==> inputs of job 6270 <==
==> flow/design.v (excerpt) <==
module CORDIC_tanInv_sqrt(
    output [15:0] X0,   
    output [15:0] Y0,   
    output [15:0] Z0,   
    input  [15:0] Xin,
    input  [15:0] Yin,
    input  [15:0] Zin,   
    input  clk
);
export LEC_CHECK = 0
export CAP_MARGIN = 15
export CORE_ASPECT_RATIO = 1.04
export CORE_MARGIN = 2
export CORE_UTILIZATION = 72
export CTS_CLUSTER_DIAMETER = 361
export GPL_ROUTABILITY_DRIVEN = 1
export MAX_ROUTING_LAYER = met4
export SLEW_MARGIN = 10
export TNS_END_PERCENT = 5
create_clock -name core_clock -period 2.96 [get_ports {clk}]
run.sh (not shown) runs the stock make flow with config.mk's settings and CLKGATE_MAP_FILE=.
==> inputs of job 1828, as changes to job 6270 <==
==> flow/config.mk (replaced) <==
export PLATFORM = sky130hd
export DESIGN_NAME = CORDIC_tanInv_sqrt
export DESIGN_NICKNAME = CORDIC_tanInv_sqrt
export VERILOG_FILES = /design/flow/design.v
export SDC_FILE = /design/flow/constraint.sdc
export NUM_CORES = 4
export LEC_CHECK = 0
export CAP_MARGIN = 20
export CORE_MARGIN = 2
export CORE_UTILIZATION = 72
export SLEW_MARGIN = 20
==> flow/constraint.sdc (replaced) <==
create_clock -name core_clock -period 3.74 [get_ports {clk}]
set_input_delay 0.7480 -clock core_clock [delete_from_list [all_inputs] [get_ports {clk}]]
set_output_delay 0.7480 -clock core_clock [all_outputs]
set_load 0.01 [all_outputs]
==> results <==
| metric | job 1828 | job 6270 |
|---|---|---|
| Global-route track usage on met2 | 0.570 | 0.618 |
| Slowest cell on crit path | sky130_fd_sc_hd__o41ai_2 | sky130_fd_sc_hd__or4_4 |
| Multi-input gate share of total cell area | 0.599 | 0.570 |
| Layout buffer count excluding clock buffers | 145 | 611 |
| Required @ worst endpoint | 4.22 ns | 3.52 ns |
| Net count reported at finish | 6837 | 7301 |
| Total via count in the routed design | 41600 | 45200 |
| Initial antenna violation count | 1 | 0 |
| Length of routed met3 wiring | 4880 um | 6710 um |
| Time the final worst path needs with I/O delays and setup | 3.54 ns | 3.17 ns |
| Area growth from synthesis to layout | 10.1% | 19.7% |
| Highest attainable clock frequency | 282 MHz | 315 MHz |
| Outcome | no timing/DRC/antenna violations | finished with violations |
| Violated checks | - | negative setup slack |
| Post-layout instance area | 57500 um^2 | 62500 um^2 |
| Initial core utilization | 0.729 | 0.728 |
| Height of the die | 273 um | 279 um |
| Average wire per cell in the routed design | 16.7 um | 17.9 um |
| Register cell area after layout | 16300 um^2 | 16400 um^2 |
| Post-CTS setup buffer count | 0 | 5 |
| Final core utilization | 0.803 | 0.872 |
| # fillers | 4925 | 3857 |

* * *

==> job 433: inputs <==
==> flow/design.v <==
module CORDIC_tanInv_sqrt(
    output [15:0] X0,   
    output [15:0] Y0,   
    output [15:0] Z0,   
    input  [15:0] Xin,
    input  [15:0] Yin,
    input  [15:0] Zin,   
    input  clk
);
    wire signed [15:0] x_reg [15:0];
    wire signed [15:0] y_reg [15:0];
    wire signed [15:0] z_reg [15:0];
    wire [15:0] x_reg_sh [15:0];
    wire [15:0] y_reg_sh [15:0];
    wire [15:0] sum_x [15:0];
    wire [15:0] sum_y [15:0];
    wire [15:0] sum_z [15:0];
    wire [15:0] y_co;
    wire [15:0] alpha[15:0];
    assign alpha[0]  = 16'h1921;
    assign alpha[1]  = 16'h0ed6;
    assign alpha[2]  = 16'h07d6;
    assign alpha[3]  = 16'h03fa;
    assign alpha[4]  = 16'h01ff;
    assign alpha[5]  = 16'h00ff;
    assign alpha[6]  = 16'h007f;
    assign alpha[7]  = 16'h003f;
    assign alpha[8]  = 16'h001f;
    assign alpha[9]  = 16'h000f;
    assign alpha[10] = 16'h0007;
    assign alpha[11] = 16'h0003;
    assign alpha[12] = 16'h0001;
    assign alpha[13] = 16'h0001;
    assign alpha[14] = 16'h0001;
    assign alpha[15] = 16'h0000;
    Register rx0(x_reg[0], Xin, clk);
    Register ry0(y_reg[0], Yin, clk);
    Register rz0(z_reg[0], Zin, clk);
    assign x_reg_sh[0] = x_reg[0] >>> 0;
    assign y_reg_sh[0] = y_reg[0] >>> 0;
    not n0(y_co[0], y_reg[0][15]);   
    adder_sub ax0(sum_x[0], , x_reg[0], y_reg_sh[0], y_reg[0][15]);
    adder_sub ay0(sum_y[0], , y_reg[0], x_reg_sh[0], y_co[0]);
    adder_sub az0(sum_z[0], , z_reg[0], alpha[0], y_reg[0][15]);
    genvar i;
    generate
        for (i=1; i<16; i=i+1) begin : vectoring_stages
            Register rx(x_reg[i], sum_x[i-1], clk);
            Register ry(y_reg[i], sum_y[i-1], clk);
            Register rz(z_reg[i], sum_z[i-1], clk);
            assign x_reg_sh[i] = x_reg[i] >>> i;
            assign y_reg_sh[i] = y_reg[i] >>> i;
            not yn(y_co[i], y_reg[i][15]);
            adder_sub ax(sum_x[i], , x_reg[i], y_reg_sh[i], y_reg[i][15]);
            adder_sub ay(sum_y[i], , y_reg[i], x_reg_sh[i], y_co[i]);
            adder_sub az(sum_z[i], , z_reg[i], alpha[i], y_reg[i][15]);
        end
    endgenerate
    Register rx16(X0, sum_x[15], clk);
    Register ry16(Y0, sum_y[15], clk);
    Register rz16(Z0, sum_z[15], clk);
endmodule
module adder_sub(
    output signed [15:0] sum,
    output               carry,     
    input  signed [15:0] in1,
    input  signed [15:0] in2,
    input                cin        
);
    assign carry = 0;   
    assign sum = cin ? (in1 - in2) : (in1 + in2);
endmodule
module Register(
    output reg [15:0] q,
    input      [15:0] d,
    input             clk
);
    always @(posedge clk) begin
        q <= d;
    end
endmodule
==> flow/run.sh <==
#!/bin/bash
# the make line also repeats each setting of config.mk as NAME=value (left out here)
make -C /OpenROAD-flow-scripts/flow DESIGN_CONFIG=/design/flow/config.mk WORK_HOME=/design/flow/orfs CLKGATE_MAP_FILE= finish
==> flow/config.mk <==
export PLATFORM = sky130hd
export DESIGN_NAME = CORDIC_tanInv_sqrt
export DESIGN_NICKNAME = CORDIC_tanInv_sqrt
export VERILOG_FILES = /design/flow/design.v
export SDC_FILE = /design/flow/constraint.sdc
export NUM_CORES = 4
export LEC_CHECK = 0
export CAP_MARGIN = 20
export CELL_PAD_IN_SITES_GLOBAL_PLACEMENT = 1
export CORE_ASPECT_RATIO = 0.92
export CORE_MARGIN = 7
export CORE_UTILIZATION = 55
export CTS_CLUSTER_DIAMETER = 219
export CTS_CLUSTER_SIZE = 19
export GPL_TIMING_DRIVEN = 0
export MAX_ROUTING_LAYER = met4
export SETUP_SLACK_MARGIN = 0.88
export SLEW_MARGIN = 5
==> flow/constraint.sdc <==
create_clock -name core_clock -period 3.8 [get_ports {clk}]
set_input_delay 0.7600 -clock core_clock [delete_from_list [all_inputs] [get_ports {clk}]]
set_output_delay 0.7600 -clock core_clock [all_outputs]
set_load 0.01 [all_outputs]
==> job 1530: changes against job 433 <==
Settings changed: ABC_AREA set to 0, CELL_PAD_IN_SITES_GLOBAL_PLACEMENT 1 to 2, CORE_ASPECT_RATIO 0.92 to 1.53, CORE_MARGIN 7 to 8, CORE_UTILIZATION 55 to 52, CTS_CLUSTER_DIAMETER 219 to unset, CTS_CLUSTER_SIZE 19 to 54, GPL_TIMING_DRIVEN 0 to unset, PLACE_DENSITY set to 0.52, SETUP_SLACK_MARGIN 0.88 to 0.25, SLEW_MARGIN 5 to 20.
==> flow/constraint.sdc (replaced) <==
create_clock -name core_clock -period 2.15 [get_ports {clk}]
set_input_delay 0.4300 -clock core_clock [delete_from_list [all_inputs] [get_ports {clk}]]
set_output_delay 0.4300 -clock core_clock [all_outputs]
set_load 0.01 [all_outputs]
==> job 6658: changes against job 433 <==
Settings changed: ABC_AREA set to 1, CAP_MARGIN 20 to 0, CELL_PAD_IN_SITES_GLOBAL_PLACEMENT 1 to unset, CORE_ASPECT_RATIO 0.92 to unset, CORE_MARGIN 7 to 2, CORE_UTILIZATION 55 to 72, CTS_CLUSTER_DIAMETER 219 to 238, CTS_CLUSTER_SIZE 19 to 10, GPL_TIMING_DRIVEN 0 to unset, MAX_ROUTING_LAYER met4 to unset, PLACE_DENSITY set to 0.4, SETUP_SLACK_MARGIN 0.88 to unset, SLEW_MARGIN 5 to 20.
==> flow/constraint.sdc (replaced) <==
create_clock -name core_clock -period 2.53 [get_ports {clk}]
set_input_delay 0.5060 -clock core_clock [delete_from_list [all_inputs] [get_ports {clk}]]
set_output_delay 0.5060 -clock core_clock [all_outputs]
set_load 0.01 [all_outputs]
==> summary of the runs <==
- Against job 6658, the critical path depth of job 1530 is lower by 2.
- In job 433 the register-to-register slack is higher than in job 1530, by 1.6 ns.
- Maximum frequency: job 433 < job 1530 < job 6658.
- Job 1530 completed, yet does not pass: setup timing. Job 6658 reached the layout checks and failed them: setup timing. Job 433 completed with no timing, DRC or antenna violations.
- Final area: job 433 < job 6658 < job 1530.

* * *

==> inputs of run a <==
// CORDIC_tanInv_sqrt: RTL as listed in full above, without the edits since
==> flow/config.mk <==
export PLATFORM = sky130hd
export DESIGN_NAME = CORDIC_tanInv_sqrt
export DESIGN_NICKNAME = CORDIC_tanInv_sqrt
export VERILOG_FILES = /design/flow/design.v
export SDC_FILE = /design/flow/constraint.sdc
export NUM_CORES = 4
export LEC_CHECK = 0
export CAP_MARGIN = 15
export CELL_PAD_IN_SITES_DETAIL_PLACEMENT = 1
export CELL_PAD_IN_SITES_GLOBAL_PLACEMENT = 3
export CORE_ASPECT_RATIO = 1.65
export CORE_MARGIN = 8
export CORE_UTILIZATION = 45
export CTS_CLUSTER_DIAMETER = 299
export GPL_ROUTABILITY_DRIVEN = 1
export MAX_ROUTING_LAYER = met4
export PLACE_DENSITY_LB_ADDON = 0.06
export SLEW_MARGIN = 15
==> flow/constraint.sdc <==
create_clock -name core_clock -period 3.14 [get_ports {clk}]
set_input_delay 0.6280 -clock core_clock [delete_from_list [all_inputs] [get_ports {clk}]]
set_output_delay 0.6280 -clock core_clock [all_outputs]
set_load 0.01 [all_outputs]
==> run b: changes against run a <==
CAP_MARGIN = 20   (was 15)
CELL_PAD_IN_SITES_DETAIL_PLACEMENT = 2   (was 1)
CELL_PAD_IN_SITES_GLOBAL_PLACEMENT = 1   (was 3)
CORE_ASPECT_RATIO = 0.92   (was 1.65)
CORE_MARGIN = 3   (was 8)
CORE_UTILIZATION = 55   (was 45)
CTS_CLUSTER_DIAMETER = 219   (was 299)
CTS_CLUSTER_SIZE = 19   (was not set)
GPL_ROUTABILITY_DRIVEN = not set   (was 1)
GPL_TIMING_DRIVEN = 0   (was not set)
PLACE_DENSITY_LB_ADDON = not set   (was 0.06)
SETUP_SLACK_MARGIN = 0.88   (was not set)
SLEW_MARGIN = 5   (was 15)
==> flow/constraint.sdc (replaced) <==
create_clock -name core_clock -period 3.8 [get_ports {clk}]
set_input_delay 0.7600 -clock core_clock [delete_from_list [all_inputs] [get_ports {clk}]]
set_output_delay 0.7600 -clock core_clock [all_outputs]
set_load 0.01 [all_outputs]
==> run c: changes against run a <==
ABC_AREA = 1   (was not set)
CAP_MARGIN = 20   (was 15)
CELL_PAD_IN_SITES_DETAIL_PLACEMENT = not set   (was 1)
CELL_PAD_IN_SITES_GLOBAL_PLACEMENT = not set   (was 3)
CORE_ASPECT_RATIO = not set   (was 1.65)
CORE_MARGIN = 2   (was 8)
CORE_UTILIZATION = 72   (was 45)
CTS_CLUSTER_DIAMETER = 174   (was 299)
CTS_CLUSTER_SIZE = 10   (was not set)
GPL_ROUTABILITY_DRIVEN = not set   (was 1)
HOLD_SLACK_MARGIN = 0.28   (was not set)
MAX_ROUTING_LAYER = not set   (was met4)
PLACE_DENSITY_LB_ADDON = 0.01   (was 0.06)
SETUP_SLACK_MARGIN = 0.54   (was not set)
SLEW_MARGIN = 20   (was 15)
TNS_END_PERCENT = 5   (was not set)
==> flow/constraint.sdc (replaced) <==
create_clock -name core_clock -period 2.92 [get_ports {clk}]
set_input_delay 0.5840 -clock core_clock [delete_from_list [all_inputs] [get_ports {clk}]]
set_output_delay 0.5840 -clock core_clock [all_outputs]
set_load 0.01 [all_outputs]
==> comparison table <==
Outcome: run a no timing/DRC/antenna violations; run b stopped before the end; run c no timing/DRC/antenna violations
Failing step: run a -; run b detailed placement; run c -
Most frequent cell after synthesis: run a sky130_fd_sc_hd__dfxtp_1; run b sky130_fd_sc_hd__dfxtp_1; run c sky130_fd_sc_hd__nand2_1
Measured slew at the worst slew-check pin: run a 0.893 ns; run b -; run c 0.585 ns
TritonCTS clock tree: run a built; run b -; run c built
Area share of fa/ha/maj cells after synthesis: run a 20.4%; run b 20.4%; run c 18.0%
Clock tree root buffer cell: run a sky130_fd_sc_hd__clkbuf_16; run b -; run c sky130_fd_sc_hd__clkbuf_16
Total setup buffers inserted after CTS: run a 9; run b -; run c 17
Final clock skew: run a 0.0193 ns; run b -; run c 0.0250 ns
Hold path endpoint: run a rz16.q[4]; run b -; run c rz16.q[5]
Worst-Skew Late Latency: run a 0.69 ns; run b -; run c 0.68 ns
Count of mapped cells out of synthesis: run a 5796; run b 5796; run c 8359
Area grow syn2layout: run a 22.3%; run b -; run c 12.1%
Final number of max-transition violations: run a 0; run b -; run c 0
Total GRT Usage: run a 24.7%; run b -; run c 34.6%
Worst-case hold slack: run a 0.323 ns; run b -; run c 0.323 ns
Critical Path End: run a vectoring_stages[14].rx.q[14]; run b -; run c vectoring_stages[6].ry.q[12]

* * *

==> inputs of v14 <==
// CORDIC_tanInv_sqrt: RTL as listed in full above, without the edits since
==> flow/config.mk <==
export PLATFORM = sky130hd
export DESIGN_NAME = CORDIC_tanInv_sqrt
export DESIGN_NICKNAME = CORDIC_tanInv_sqrt
export VERILOG_FILES = /design/flow/design.v
export SDC_FILE = /design/flow/constraint.sdc
export NUM_CORES = 4
export LEC_CHECK = 0
export CAP_MARGIN = 15
export CORE_ASPECT_RATIO = 0.91
export CORE_MARGIN = 2
export CORE_UTILIZATION = 72
export CTS_CLUSTER_DIAMETER = 29
export CTS_CLUSTER_SIZE = 45
export GPL_ROUTABILITY_DRIVEN = 1
export MAX_ROUTING_LAYER = met4
export SLEW_MARGIN = 10
export TNS_END_PERCENT = 40
==> flow/constraint.sdc <==
create_clock -name core_clock -period 2.92 [get_ports {clk}]
set_input_delay 0.5840 -clock core_clock [delete_from_list [all_inputs] [get_ports {clk}]]
set_output_delay 0.5840 -clock core_clock [all_outputs]
set_load 0.01 [all_outputs]
==> v5: changes against v14 <==
- CAP_MARGIN: 15 -> 20
- CORE_ASPECT_RATIO: 0.91 -> unset
- CORE_UTILIZATION: 72 -> 70
- CTS_CLUSTER_DIAMETER: 29 -> unset
- CTS_CLUSTER_SIZE: 45 -> unset
- GPL_ROUTABILITY_DRIVEN: 1 -> unset
- MAX_ROUTING_LAYER: met4 -> unset
- SETUP_SLACK_MARGIN: unset -> 0.91
- SLEW_MARGIN: 10 -> 20
- TNS_END_PERCENT: 40 -> 5
==> flow/constraint.sdc (replaced) <==
create_clock -name core_clock -period 3.41 [get_ports {clk}]
set_input_delay 0.6820 -clock core_clock [delete_from_list [all_inputs] [get_ports {clk}]]
set_output_delay 0.6820 -clock core_clock [all_outputs]
set_load 0.01 [all_outputs]
==> v22: changes against v14 <==
- CORE_ASPECT_RATIO: 0.91 -> 1.04
- CTS_CLUSTER_DIAMETER: 29 -> 361
- CTS_CLUSTER_SIZE: 45 -> unset
- HOLD_SLACK_MARGIN: unset -> 0.29
- TNS_END_PERCENT: 40 -> unset
==> flow/constraint.sdc (replaced) <==
create_clock -name core_clock -period 2.96 [get_ports {clk}]
set_input_delay 0.5920 -clock core_clock [delete_from_list [all_inputs] [get_ports {clk}]]
set_output_delay 0.5920 -clock core_clock [all_outputs]
set_load 0.01 [all_outputs]
==> v34: changes against v14 <==
- ABC_AREA: unset -> 1
- CAP_MARGIN: 15 -> 20
- CORE_ASPECT_RATIO: 0.91 -> unset
- CTS_CLUSTER_DIAMETER: 29 -> unset
- CTS_CLUSTER_SIZE: 45 -> unset
- GPL_ROUTABILITY_DRIVEN: 1 -> unset
- MAX_ROUTING_LAYER: met4 -> unset
- SLEW_MARGIN: 10 -> 20
- TNS_END_PERCENT: 40 -> 5
==> flow/constraint.sdc (replaced) <==
create_clock -name core_clock -period 4.04 [get_ports {clk}]
set_input_delay 0.8080 -clock core_clock [delete_from_list [all_inputs] [get_ports {clk}]]
set_output_delay 0.8080 -clock core_clock [all_outputs]
set_load 0.01 [all_outputs]
==> impl_metrics.toml <==
# physical design summary
[critical_path]
crit_chain = "buf_4 > inv_1 > nand2_1 > o21ai_0 > xor2_1 > inv_1 > ha_1 > a21oi_1 > o21a_1 > nand2_1 > a21oi_1 > inv_1 > nand2_1 > nand2_1"
cp.depth = 14

[layout]
buffer_area_frac = 0.01700
final_cell_area_um2 = 64470
buffers = 114
clkCellAreaFrac = 0.04986

[floorplanning]
fp_util = 0.7239
chip_area_um2 = 84340

[run_status]
outcome = "no timing/DRC/antenna violations"

[synthesis]
ys_top_cells_by_count = "nand2_1 (2267), inv_1 (1103), dfxtp_1 (815)"
area_leaders = "dfxtp_1 (28%), ha_1 (16%), nand2_1 (14%)"
ys_sh_mux = 0.0003389

[global_routing]
antenna_found_initial = 0
grt_pass1_vias = 53990

[clock_tree]
path_clk_slew_ns = 0.06
numCtsBuffers = 90

[placement]
gp_congestion = 0.9857
the above is filed under v34

==> impl_metrics.toml <==
# physical design summary
[run_status]
outcome = "no timing/DRC/antenna violations"

[placement]
gp_congestion = 0.9272

[clock_tree]
numCtsBuffers = 89
path_clk_slew_ns = 0.06

[synthesis]
area_leaders = "dfxtp_1 (31%), ha_1 (19%), xnor2_1 (8.8%)"
ys_sh_mux = 0.008074

[layout]
buffer_area_frac = 0.04596
clkCellAreaFrac = 0.05124

[global_routing]
antenna_found_initial = 1
grt_pass1_vias = 42250

[floorplanning]
fp_util = 0.7039
chip_area_um2 = 76810

[critical_path]
cp.depth = 12
crit_chain = "or3_4 > nand2_2 > xor2_1 > ha_1 > o21a_1 > o31a_1 > o31a_1 > o211a_1 > or3_1 > a21oi_2 > a21oi_1 > xor2_1"

[power_and_ir_drop]
the above is filed under v5

==> impl_metrics.toml <==
# physical design summary
[clock_tree]
numCtsBuffers = 88

[layout]
final_cell_area_um2 = 64140
clkCellAreaFrac = 0.04785
buffers = 687

[synthesis]
area_leaders = "dfxtp_1 (31%), ha_1 (19%), xnor2_1 (8.8%)"
ys_top_cells_by_count = "dfxtp_1 (815), ha_1 (775), a21oi_1 (589)"
ys_sh_mux = 0.008074

[critical_path]
crit_chain = "buf_4 > or4_4 > nor3_4 > ha_4 > buf_4 > o21ai_0 > a21oi_1 > and4_1 > o21a_1 > o2111ai_2 > and2b_1 > xnor2_1"
cp.depth = 12

[floorplanning]
fp_util = 0.7284

[run_status]
outcome = "complete, but fails checks"
failed_checks = "setup timing"

[timing]
finalSetupViolCount = 37
worst_slack_ns = -0.2817

[global_routing]
antenna_found_initial = 0

[placement]
gp_congestion = 0.9593
the above is filed under v22

==> impl_metrics.toml <==
# physical design summary
[timing]
drv_slew = 2
worst_slack_ns = -1.069
finalSetupViolCount = 128

[critical_path]
cp.depth = 8
crit_chain = "inv_4 > buf_4 > nand3_1 > nand2_1 > ha_1 > a2111oi_0 > a21oi_1 > xnor2_1"

[layout]
buffers = 721
buffer_area_frac = 0.08561
final_cell_area_um2 = 67770

[clock_tree]
path_clk_slew_ns = 0.05

[floorplanning]
fp_util = 0.7244
chip_area_um2 = 74710

[run_status]
outcome = "complete, but fails checks"
failed_checks = "capacitance limit, slew limit, setup timing"

[placement]
gp_congestion = 0.9742

[run]
maxCapViolations = 1

[global_routing]
antenna_found_initial = 6

[synthesis]
ys_sh_mux = 0.008074
the above is filed under v14

